## top_level
module top_level(f1,f2,p,in_1,in_2,out,clk,clk2);
input [7:0]in_1, in_2;
input clk;
input clk2;
input [15:0]p;   
input [15:0]f1,f2;  
output [15:0]out;
wire [15:0]a,b;
wire [15:0]r1,r2,r3,r4,r5;
convert inst_1(.float(a), .int8(in_1), .clk(clk));  
convert inst_2(.float(b), .int8(in_2), .clk(clk));
mult inst_3(.B(f1), .C(r1), .A(a), .clk(clk));   
mult inst_4(.B(f2), .C(r2), .A(b), .clk(clk));
main_adder inst_5 (.AA(r1), .BB(r2),.clk(clk), .R_add(r3)); 
mux inst_6(.in1(r4), .in2(p), .sel(clk2), .out(r5));  
main_adder inst_7 (.AA(r3), .BB(r5),.clk(clk), .R_add(r4));  
assign out=r4;
endmodule
Size in the first run: roughly 2500 cells after synthesis, ~160 flip-flops, roughly 82 I/O pins, ~0.021 mm^2 of cells after synthesis.
export LEC_CHECK = 0
export ABC_AREA = 0
export CAP_MARGIN = 20
export CORE_ASPECT_RATIO = 1.2
export CORE_MARGIN = 7
export CORE_UTILIZATION = 40
export CTS_CLUSTER_SIZE = 93
export GPL_ROUTABILITY_DRIVEN = 1
export HOLD_SLACK_MARGIN = 0.04
export MAX_ROUTING_LAYER = met4
export SLEW_MARGIN = 0
export TNS_END_PERCENT = 100
create_clock -name core_clock -period 17.6 [get_ports {clk}]
run.sh (not shown) runs the stock make flow with config.mk's settings and CLKGATE_MAP_FILE=.
The first run finished with timing, DRC and antenna clean.
Change:
ABC_AREA = not set   (was 0)
CELL_PAD_IN_SITES_DETAIL_PLACEMENT = 2   (was not set)
CORE_ASPECT_RATIO = not set   (was 1.2)
CORE_MARGIN = 2   (was 7)
CTS_CLUSTER_SIZE = not set   (was 93)
GPL_ROUTABILITY_DRIVEN = not set   (was 1)
HOLD_SLACK_MARGIN = not set   (was 0.04)
MAX_ROUTING_LAYER = not set   (was met4)
MIN_ROUTING_LAYER = met2   (was not set)
SLEW_MARGIN = 20   (was 0)
TNS_END_PERCENT = 85   (was 100)
clock period = 13.5 ns   (was 17.6 ns; I/O delays follow)
Effect: With this change the flow died in global routing. Synthesized area stays the same. Die size fell by about 8%. Synthesized cell count stays the same.
Change:
CELL_PAD_IN_SITES_DETAIL_PLACEMENT = not set   (was 2)
CORE_UTILIZATION = 59   (was 40)
CTS_CLUSTER_DIAMETER = 358   (was not set)
CTS_CLUSTER_SIZE = 99   (was not set)
MIN_ROUTING_LAYER = not set   (was met2)
PLACE_DENSITY_LB_ADDON = 0.17   (was not set)
TNS_END_PERCENT = not set   (was 85)
What happened:
- This time the run ran to the end with no violations
- synthesized area is unchanged
- synthesized cell count stays the same
- die size went down by 32%
Change:
CORE_UTILIZATION = 40   (was 59)
CTS_CLUSTER_DIAMETER = not set   (was 358)
CTS_CLUSTER_SIZE = not set   (was 99)
PLACE_DENSITY_LB_ADDON = not set   (was 0.17)
clock period = 13.3 ns   (was 13.5 ns; I/O delays follow)
What happened: Final cell count grows by 7.9%. Clock-buffer cell count came out higher by 2. Routed wire length climbs by 2.3%. Non-clock buffer count rises by 17.
Change:
CORE_UTILIZATION = 69   (was 40)
PLACE_DENSITY = 0.66   (was not set)
clock period = 10.3 ns   (was 13.3 ns; I/O delays follow)
Effect:
- The new run ran to the end with violations: negative setup slack
- wire length goes up by 12%
- count of clock-buffer cells in the layout decreases by 5
- via count climbs by 9.7%
- synthesized cell count does not change

* * *

== v44 ==
The RTL this note starts from:
==> flow/design.v <==
module top_level(f1,f2,p,in_1,in_2,out,clk,clk2);
input [7:0]in_1, in_2;
input clk;
input clk2;
input [15:0]p;   
input [15:0]f1,f2;  
output [15:0]out;
wire [15:0]a,b;
wire [15:0]r1,r2,r3,r4,r5;
convert inst_1(.float(a), .int8(in_1), .clk(clk));  
convert inst_2(.float(b), .int8(in_2), .clk(clk));
mult inst_3(.B(f1), .C(r1), .A(a), .clk(clk));   
mult inst_4(.B(f2), .C(r2), .A(b), .clk(clk));
main_adder inst_5 (.AA(r1), .BB(r2),.clk(clk), .R_add(r3)); 
mux inst_6(.in1(r4), .in2(p), .sel(clk2), .out(r5));  
main_adder inst_7 (.AA(r3), .BB(r5),.clk(clk), .R_add(r4));  
assign out=r4;
endmodule
module convert( float, int8,clk);
input clk;
output [15:0] float;
input [7:0] int8;
reg [4:0] exp;
reg [9:0] mantissa;
integer i;
always @(negedge clk)
begin
if(int8 != 8'b0) 
begin
for(i = 0; i < 8; i = i + 1)
    if(int8[i]) 
      exp = i;
      if(exp < 10)
      mantissa = int8 << (10 - exp);
      else
      mantissa = int8;
      exp = exp + 15;
 end
else begin
 mantissa=0;
exp=0;
    end
end
assign float = {1'b0, exp, mantissa};
endmodule
module mult(B,C, A, clk);
input  [15:0]A;
input clk;
input [15:0]B;
output reg    [15:0]C;
wire          [5:0]e;   
wire           [21:0]m;  
wire            [10:0]A_m;     
wire            [10:0]B_m;     
reg           [4:0]C_e;  
wire            C_sign;  
reg           [9:0]C_m;  
assign C_sign=(A[15]^B[15]); 
assign e[5:0]=(A[14:10]+B[14:10]-4'b1111); 
assign A_m[10:0]={1'b1, A[9:0]};
assign B_m[10:0]={1'b1, B[9:0]};
assign m[21:0]=(A_m[10:0])*(B_m[10:0]);   
always@(posedge clk)
begin
if (A==0)   
  begin
  C<=16'b0;
  end
else begin
    if (m[21]==1'b1) 
    begin
    C_m=m[20:11];
    C_e=e[4:0]+m[21];
    C<={C_sign,C_e[4:0],C_m[9:0]};
    end 
    else begin
    C_m=m[19:10];
    C_e=e[4:0]+m[21];
    C<={C_sign,C_e[4:0],C_m[9:0]};
    end
end
end
endmodule
module main_adder (AA, BB,clk, R_add);
input [15:0] AA, BB; 
input clk;             
output  [15:0] R_add;                
wire [14:0]temp_Sum_M_C; 
wire [13:0]temp_Sub_M_C, temp_lza_count_reg;
wire [15:0]temp_L, temp_S;
compare_adder inst_1  (.C_L(temp_L), .C_S(temp_S), .A(AA), .B(BB),.clk(clk));  
shift_adder inst_2    ( temp_sign, temp_Sum_M_C, temp_Sub_M_C, temp_lza_count_reg, temp_L, temp_S,clk);
adder inst_3          (R_add, temp_L, temp_S, temp_sign, temp_Sum_M_C, temp_Sub_M_C, temp_lza_count_reg,clk );
endmodule
module compare_adder (C_L, C_S, A, B,clk);
input [15:0] A, B;
input clk;
output reg[15:0] C_L, C_S;
always@ (posedge clk)
if (A[14:0]>=B[14:0])
 begin
C_L<=A[15:0]; C_S<=B[15:0];
 end
 else begin
C_L<=B[15:0]; C_S<=A[15:0];
 end
endmodule
module shift_adder ( sign, Sum_M_C, Sub_M_C, lza_count_reg,L, S,clk);
input [15:0] L, S;  
input clk;             
output reg sign;                       
reg [13:0] M_C_L, M_C_S;        
reg [13:0]M_C_Lnew, M_C_Snew;   
output  reg[14:0] Sum_M_C;             
output  reg[13:0] Sub_M_C;            
reg [13:0] Sub_M_CS;                     
output reg [13:0] lza_count_reg;                
reg [4:0] count; 
always@ (*)
begin
M_C_L[13:0]={1'b1, L[9:0], 3'b000};                      
M_C_S[13:0]={1'b1, S[9:0], 3'b000};
sign=L[15];                                              
M_C_Snew[13:0]=M_C_S[13:0]>>(L[14:10]-S[14:10]);         
M_C_Lnew[13:0]=M_C_L[13:0];                              
Sum_M_C[14:0]=M_C_Lnew[13:0]+ M_C_Snew[13:0];            
Sub_M_C[13:0]=M_C_Lnew[13:0]- M_C_Snew[13:0];            
begin 
lza_count_reg=14;                                            
for( count=0; count<14; count=count+1 ) 
if( Sub_M_C[ count ] ) 
lza_count_reg=13-count; 
end 
end
endmodule
module adder(R_add, L, S, sign, Sum_M_C, Sub_M_C,lza_count_reg,clk );
input clk;
input [15:0] L, S;               
input sign;                       
input [14:0] Sum_M_C;             
input [13:0] Sub_M_C;            
reg [13:0] Sub_M_CS;                     
input [13:0] lza_count_reg;                
output reg [15:0] R_add;                
always @(posedge clk)
begin
if (L==0 &  S==0)
  begin
  R_add<=16'b0;
  end
  else begin
if (L[15]^S[15]==0)            
 begin
R_add[15]<=sign;                      
R_add[14:10]<=L[14:10]+Sum_M_C[14];   
 if (Sum_M_C[14]==1)
 begin
 R_add[9:0]<=Sum_M_C[13:4];
 end 
 else begin
 R_add[9:0]<=Sum_M_C[12:3];             
 end
 end 
 else begin                         
R_add[15]<=sign;
R_add[14:10]<=L[14:10]-lza_count_reg;
Sub_M_CS[13:0]=(Sub_M_C[13:0]<<lza_count_reg);
R_add[9:0]<=Sub_M_CS[12:3];          
end
end
end
endmodule
module mux(in1, in2, sel, out);  
input [15:0]in1,in2;
input sel;
output reg [15:0]out;
 always @ (*)  
 begin : MUX        
   if (sel == 1'b0) begin
      out = in1;
   end else begin
       out = in2 ;
   end
end
endmodule  
==> flow/config.mk <==
export PLATFORM = sky130hd
export DESIGN_NAME = top_level
export DESIGN_NICKNAME = top_level
export VERILOG_FILES = /design/flow/design.v
export SDC_FILE = /design/flow/constraint.sdc
export NUM_CORES = 4
export LEC_CHECK = 0
export ABC_AREA = 0
export CAP_MARGIN = 20
export CORE_ASPECT_RATIO = 0.5
export CORE_MARGIN = 9
export CORE_UTILIZATION = 66
export CTS_CLUSTER_DIAMETER = 96
export CTS_CLUSTER_SIZE = 22
export MAX_ROUTING_LAYER = met5
export MIN_ROUTING_LAYER = met1
export PLACE_DENSITY_LB_ADDON = 0.0
export SETUP_SLACK_MARGIN = -1.91
export SLEW_MARGIN = 20
==> flow/constraint.sdc <==
create_clock -name core_clock -period 20.0 [get_ports {clk}]
set_input_delay 4.0000 -clock core_clock [delete_from_list [all_inputs] [get_ports {clk}]]
set_output_delay 4.0000 -clock core_clock [all_outputs]
set_load 0.01 [all_outputs]
v44: full flow OK, the timing, design-rule and antenna checks passed
Edits applied to the flow inputs when going from v44 to v27:
Settings: ABC_AREA now 1, was 0; CORE_UTILIZATION now 72, was 66; PLACE_DENSITY now 0.65, previously not set; PLACE_DENSITY_LB_ADDON no longer set, was 0.0; SETUP_SLACK_MARGIN no longer set, was -1.91; CORE_MARGIN now 2, was 9; CTS_CLUSTER_DIAMETER now 361, was 96; CTS_CLUSTER_SIZE now 32, was 22; the clock period (ns, I/O delays scaled along) now 8.46, was 20.0.
==> results <==
- From the logs: v27 reached the end of the flow and failed the layout checks with negative setup slack.
- | number of inserted diodes | v27 vs v44 | 1 higher |
- Taking v44 as the reference, in v27 area of the synthesized netlist per yosys stat shrank by 950 um2, adder and majority cell fraction of the synthesized area grew by 1.4 points, first-pass GRT wire length grew by 9.2%, worst slack after detailed placement shrank by 4.58 ns.
- Going from v44 to v27, number of slew-limit violations in the final report about even, count of filler cells inserted in the layout has decreased.
- From v44 to v27 the numbers moved as follows: AND-OR/OR-AND share of the synthesized area fell by 6.8 points, ratio of routed vias to standard cells rose by about 6%.
Input-level comparison between v45 and v27:
Settings: a change of CORE_UTILIZATION from 72 to 70; a deleted MAX_ROUTING_LAYER that had been met5; a deleted CTS_CLUSTER_SIZE that had been 32; a deleted CORE_ASPECT_RATIO that had been 0.5; a deleted PLACE_DENSITY that had been 0.65; a deleted CTS_CLUSTER_DIAMETER that had been 361; a deleted MIN_ROUTING_LAYER that had been met1; a change of the clock period (ns, I/O delays scaled along) from 8.46 to 18.2.
### Flow results
Compared to v27, v45 has register-to-register slack 3.88 ns higher. v45 went all the way through synthesis, placement and routing and the layout is clean on timing, DRC and antenna. First-pass GRT wire length delta for v45 relative to v27: about 8% lower. v45 vs v27 — routed wire length dropped 23%. Between v27 and v45, sequential share of layout area increased. Relative to v27, the number of antenna violations at the first check in global routing of v45 is lower by 2. Max final-layout setup total negative slack across v27 and v45: v45. [compare] base=v27 new=v45: critical-path maximum fanout went up by 9; fraction of area in non-clock buffers -5.6 points; total number of cells along the worst setup path went up.
What v9 does differently from v45 at the input level:
Settings: an added MIN_ROUTING_LAYER of met1; an added CORE_ASPECT_RATIO of 1.81; an added MAX_ROUTING_LAYER of met5; an added CTS_CLUSTER_DIAMETER of 96; an added PLACE_DENSITY of 0.65; a change of the clock period (ns, I/O delays scaled along) from 18.2 to 11.1.
### Flow results
- [flow] v9 | stages: complete | final checks: fail | reason: negative setup slack
- Diff v45 -> v9 | inserted tap cell count | decrease of about 11%
- The chip area of v45 and that of v9 are within noise of each other.
- Delta (v9 minus v45): worst setup slack decreased 2.51 ns, worst-margin pin slew increased 0.090 ns.
--- input diff v9..v55 ---
Settings: a deleted CORE_ASPECT_RATIO that had been 1.81; a deleted ABC_AREA that had been 1; a deleted CTS_CLUSTER_DIAMETER that had been 96; a deleted MAX_ROUTING_LAYER that had been met5; a deleted MIN_ROUTING_LAYER that had been met1; a change of CORE_UTILIZATION from 70 to 72; a change of PLACE_DENSITY from 0.65 to 0.66; a change of the clock period (ns, I/O delays scaled along) from 11.1 to 10.2.
==> results <==
- v55 did not run to completion, as it errored out during global routing (5_1_grt).
- In the flow results for v9 and v55, the AND-OR/OR-AND share of the synthesized area is smaller on v9.
- The total placed cells including tap cells of v55 is lower than that of v9.
- Against v9, synthesized cell count in v55 fell by more than 10%.
- Between v9 and v55, the die area is lower for v9.
- On synthesized area, v55 does worse than v9.
- Summary of the comparison: post-CTS resize count is higher in v55, relative to v9.
## Diff of input files: v46 against v55
Settings: CTS_CLUSTER_SIZE: unset -> 32; TNS_END_PERCENT: unset -> 35; the clock period (ns, I/O delays scaled along): 10.2 -> 10.3.
Notes after the runs:
Reported for v46 and v55, y dimension of the die turned out identical to the last digit.
Summary — routability-driven placement congestion ratio, v46 relative to v55: lower, by about 0.3%.
The flow for v46 finished, though final verification flagged negative setup slack.
Reported for v46 and v55, number of sinks on the clock net turned out identical to the last digit.
Re number of gates resized after CTS: v46 is 32% down on v55.
[compare] base=v55 new=v46: half-perimeter wire length after placement dropped 2.6%; area reported by Yosys stat barely changed; post-placement worst setup slack climbed 0.11 ns.
